==> flow/design.v (excerpt) <==
module mdc (clk, rst_n, start, A, B, out, done);
input clk, rst_n, start;
input [7:0] A, B;
output reg [7:0] out;
output reg done;
reg [1:0] state;
reg [7:0] A_aux, B_aux;
localparam IDLE = 2'b00;
localparam SUBTRACT = 2'b01;
localparam FINISHED = 2'b10;
always @(posedge clk or negedge rst_n) begin
    if (!rst_n) begin
        state <= IDLE;
        out <= 0;
        done <= 0;
    end else begin
        done <= 0;
        case (state)
            IDLE: begin
                state <= IDLE;
                if (start) begin
                    state <= SUBTRACT;
                    A_aux <= A;
                    B_aux <= B;
                end
            end
            SUBTRACT: begin
                state <= SUBTRACT;
                if (A_aux > B_aux)
                    A_aux <= A_aux - B_aux;
                else if (B_aux > A_aux)
                    B_aux <= B_aux - A_aux;
                else
                    state <= FINISHED;
            end
            FINISHED: begin
                state <= IDLE;
                done <= 1;
                out <= A_aux;
            end
            default: state <= IDLE;
        endcase
    end
end
endmodule
Size: roughly 250 cells after synthesis, about 28 I/O pins, ~1900 sq um of cells after synthesis.
export LEC_CHECK = 0
export ABC_AREA = 1
export CAP_MARGIN = 40
export CORE_MARGIN = 2
export CORE_UTILIZATION = 68
export CTS_BUF_LIST = sky130_fd_sc_hd__clkbuf_16
export CTS_CLUSTER_SIZE = 89
export GPL_TIMING_DRIVEN = 1
export HOLD_SLACK_MARGIN = 0.24
export SETUP_SLACK_MARGIN = -0.13
export SLEW_MARGIN = 20
create_clock -name core_clock -period 2.07 [get_ports {clk}]
run.sh (not shown) runs the stock make flow with config.mk's settings and CLKGATE_MAP_FILE=.
The baseline ran to the end with violations: negative setup slack.
Then changed:
- CAP_MARGIN: 40 -> 20
- CTS_CLUSTER_SIZE: 89 -> unset
- GPL_TIMING_DRIVEN: 1 -> unset
- HOLD_SLACK_MARGIN: 0.24 -> unset
- SETUP_SLACK_MARGIN: -0.13 -> unset
- clock period: 2.07 -> 1.99 ns (I/O delays scaled with it)
This time the run failed in 5_1_grt with GRT-0232.
Synthesized cell count does not change.
Synthesized area does not change.
Die size does not change.
Then changed:
- ABC_AREA: 1 -> unset
- CTS_CLUSTER_SIZE: unset -> 23
- clock period: 1.99 -> 2.16 ns (I/O delays scaled with it)
=>
- The changed run ended with an error in 5_1_grt
- synthesized cell count shrinks by 17%
- synthesized area rose by 4.8%
- die size rises by 4.5%
Then changed:
- CAP_MARGIN: 20 -> 40
- CTS_CLUSTER_SIZE: 23 -> unset
- clock period: 2.16 -> 2.21 ns (I/O delays scaled with it)
After rerunning:
- The new run failed in 5_1_grt with GRT-0232
- synthesized cell count is unchanged
- die size stays the same
- synthesized area does not change

Starting RTL as in the previous note.
export LEC_CHECK = 0
export CAP_MARGIN = 0
export CELL_PAD_IN_SITES_GLOBAL_PLACEMENT = 2
export CORE_ASPECT_RATIO = 0.71
export CORE_MARGIN = 2
export CORE_UTILIZATION = 49
export CTS_BUF_LIST = sky130_fd_sc_hd__clkbuf_16
export CTS_CLUSTER_SIZE = 89
export GPL_ROUTABILITY_DRIVEN = 0
export GPL_TIMING_DRIVEN = 0
export HOLD_SLACK_MARGIN = 0.02
export PLACE_DENSITY = 0.84
export SLEW_MARGIN = 20
create_clock -name core_clock -period 1.58 [get_ports {clk}]
The baseline ended with an error in global placement (3_3_place_gp), error GPL-0301.
==> next run, changes <==
- CELL_PAD_IN_SITES_GLOBAL_PLACEMENT: 2 -> 1
- MIN_ROUTING_LAYER: not set -> met2
- SETUP_SLACK_MARGIN: not set -> 0.37
The new run completed, yet does not pass: setup timing.
Synthesized area is unchanged.
Die area does not change.
Synthesized cell count is unchanged.
==> next run, changes <==
- CAP_MARGIN: 0 -> 20
- CELL_PAD_IN_SITES_GLOBAL_PLACEMENT: 1 -> not set
- CORE_ASPECT_RATIO: 0.71 -> not set
- CORE_UTILIZATION: 49 -> 63
- CTS_CLUSTER_SIZE: 89 -> not set
- GPL_ROUTABILITY_DRIVEN: 0 -> not set
- GPL_TIMING_DRIVEN: 0 -> not set
- HOLD_SLACK_MARGIN: 0.02 -> not set
- MIN_ROUTING_LAYER: met2 -> not set
- PLACE_DENSITY: 0.84 -> not set
- SETUP_SLACK_MARGIN: 0.37 -> not set
- clock period: 1.58 -> 2.27 ns (I/O delays scaled with it)
What happened:
- This time the run completed with no timing, DRC or antenna violations
- first-iteration DRC count is lower by 72%
- utilization climbs by 9.1 points
- count of clock-buffer cells in the layout stays the same
- critical path depth falls by 1
- fmax increases by 4.0%
- non-clock buffer count decreases by 12
- global-route usage decreases by 9.6 points
==> next run, changes <==
- ABC_AREA: not set -> 1
- CORE_UTILIZATION: 63 -> 69
- clock period: 2.27 -> 2.64 ns (I/O delays scaled with it)
Effect: The changed run produced a clean layout. Area after synthesis fell by 4.6%. Non-clock buffer count fell by 16. Register-to-register slack improved by 310 ps. Sequential share of layout area rose by 4.4 points. Total power fell by 31%.

## nickel
Starting RTL as in the previous note.
export LEC_CHECK = 0
export CAP_MARGIN = 0
export CELL_PAD_IN_SITES_GLOBAL_PLACEMENT = 2
export CORE_ASPECT_RATIO = 0.71
export CORE_MARGIN = 2
export CORE_UTILIZATION = 49
export CTS_BUF_LIST = sky130_fd_sc_hd__clkbuf_16
export CTS_CLUSTER_SIZE = 88
export GPL_ROUTABILITY_DRIVEN = 0
export GPL_TIMING_DRIVEN = 0
export HOLD_SLACK_MARGIN = 0.02
export MAX_ROUTING_LAYER = met4
export MIN_ROUTING_LAYER = met2
export PLACE_DENSITY = 0.84
export SETUP_SLACK_MARGIN = 0.37
export SLEW_MARGIN = 20
create_clock -name core_clock -period 1.58 [get_ports {clk}]
nickel is listed as incomplete: the tool reported an error in 3_3_place_gp and the run ended there.
For fjord, these inputs were changed with respect to nickel:
Settings: HOLD_SLACK_MARGIN removed (was 0.02); CORE_ASPECT_RATIO removed (was 0.71); GPL_TIMING_DRIVEN removed (was 0); MAX_ROUTING_LAYER removed (was met4); CTS_CLUSTER_SIZE removed (was 88); CORE_UTILIZATION changed from 49 to 68; PLACE_DENSITY removed (was 0.84); GPL_ROUTABILITY_DRIVEN removed (was 0); CELL_PAD_IN_SITES_GLOBAL_PLACEMENT removed (was 2); SETUP_SLACK_MARGIN removed (was 0.37); MIN_ROUTING_LAYER removed (was met2); the clock period (ns, I/O delays scaled along) changed from 1.58 to 2.21.
- fjord against nickel: die height went up about 0.7%, placeable core region went down 29%, floorplan core density saw an increase.
- fjord did not run to completion, as it errored out during 5_1_grt.
[inputs] garnet vs fjord
Settings: swapping 68 for 40 in CORE_UTILIZATION; swapping 0 for 20 in CAP_MARGIN; swapping 2.21 for 4.0 in the clock period (ns, I/O delays scaled along).
Findings:
- Across fjord and garnet, a clean result was obtained everywhere but in fjord.
- FAIL fjord @ 5_1_grt: tool exited with error
- The die used by garnet is larger than the one used by fjord.
- Comparing fjord against garnet, there is no change at all in mux share of post-synthesis cell area.
- garnet ends up with a instance area at placement that is 5.7% lower than in fjord.
- Looking at half-perimeter wire length of the detailed placement result, garnet sits 21% below fjord.
- garnet — post-CTS resize count 12 lower, fjord as reference
- Per the comparison of garnet with fjord, die width increased by about 28% relative to the old numbers; placed instance count increased by 5.8% relative to the old numbers; number of cell rows increased by 6 relative to the old numbers; chip area line of the yosys report closely matched the old numbers; last weighted congestion value of the routability-driven placer decreased by 8.6% relative to the old numbers.
Edits applied to the flow inputs when going from garnet to lagoon:
Settings: changing CORE_UTILIZATION from 40 to 43; setting TNS_END_PERCENT to 40 for the first time; changing SLEW_MARGIN from 20 to 15; setting HOLD_SLACK_MARGIN to 0.23 for the first time; setting PLACE_DENSITY_LB_ADDON to 0.1 for the first time; setting GPL_ROUTABILITY_DRIVEN to 0 for the first time; changing CAP_MARGIN from 20 to 15; changing CORE_MARGIN from 2 to 10.
## What came out
In terms of hold slack, garnet and lagoon differ only marginally.
[compare] base=garnet new=lagoon: total number of tap cells -about 22%, time the final worst path needs with I/O delays and setup -61 ps.
garnet: no failed stages, no open violations at the end
Every stage of the flow completed for lagoon, and the final layout passed the timing, design-rule and antenna checks.
Delta (lagoon minus garnet): first-iteration DRC count saw a decrease, via count went up 32, clock skew went down, number of non-filler instances in the completed layout lost about 6%.
--- input diff lagoon..amber ---
Settings: CORE_ASPECT_RATIO now 0.5, previously not set; HOLD_SLACK_MARGIN no longer set, was 0.23; SLEW_MARGIN now 20, was 15; GPL_ROUTABILITY_DRIVEN no longer set, was 0; CORE_UTILIZATION now 69, was 43; CORE_MARGIN now 2, was 10; PLACE_DENSITY_LB_ADDON no longer set, was 0.1; TNS_END_PERCENT now 15, was 40; CAP_MARGIN now 20, was 15.
Notes after the runs:
Any difference in sequential share of layout area between lagoon and amber is small enough to ignore.
Relative to lagoon, amber degrades design area.
On final hold violation count, lagoon and amber are neck and neck.
Looking at power across lagoon and amber, the one that comes out higher is amber.
amber vs lagoon, fraction of met1 tracks used by global routing went up by 36 points.
Setup skew after layout delta (lagoon -> amber): insignificant
Global-route wire length before repair (higher): amber
lagoon -> amber: register share after synthesis delta 0, exact match
Between lagoon and amber, the difference in non-clock buffer area fraction after layout is negligible.
amber reports its worst setup path endpoint as A_aux[0] while lagoon reports A_aux[4].
Looking at arrival time reported for the critical path endpoint across lagoon and amber, the one that comes out lower is lagoon.
diff inputs: amber => indigo
Settings: an added HOLD_SLACK_MARGIN of 0.23; a deleted CORE_ASPECT_RATIO that had been 0.5; a change of CORE_UTILIZATION from 69 to 43; a deleted TNS_END_PERCENT that had been 15.
## What came out
indigo finished end to end and its layout was clean on timing, DRC and antenna.
Taking amber as the reference, in indigo total power went down by 9.8%, half-perimeter wire length after detailed placement -480 um, finished layout cell area lower.
Power figures rest on the tool's default switching activity, not on a simulated workload.
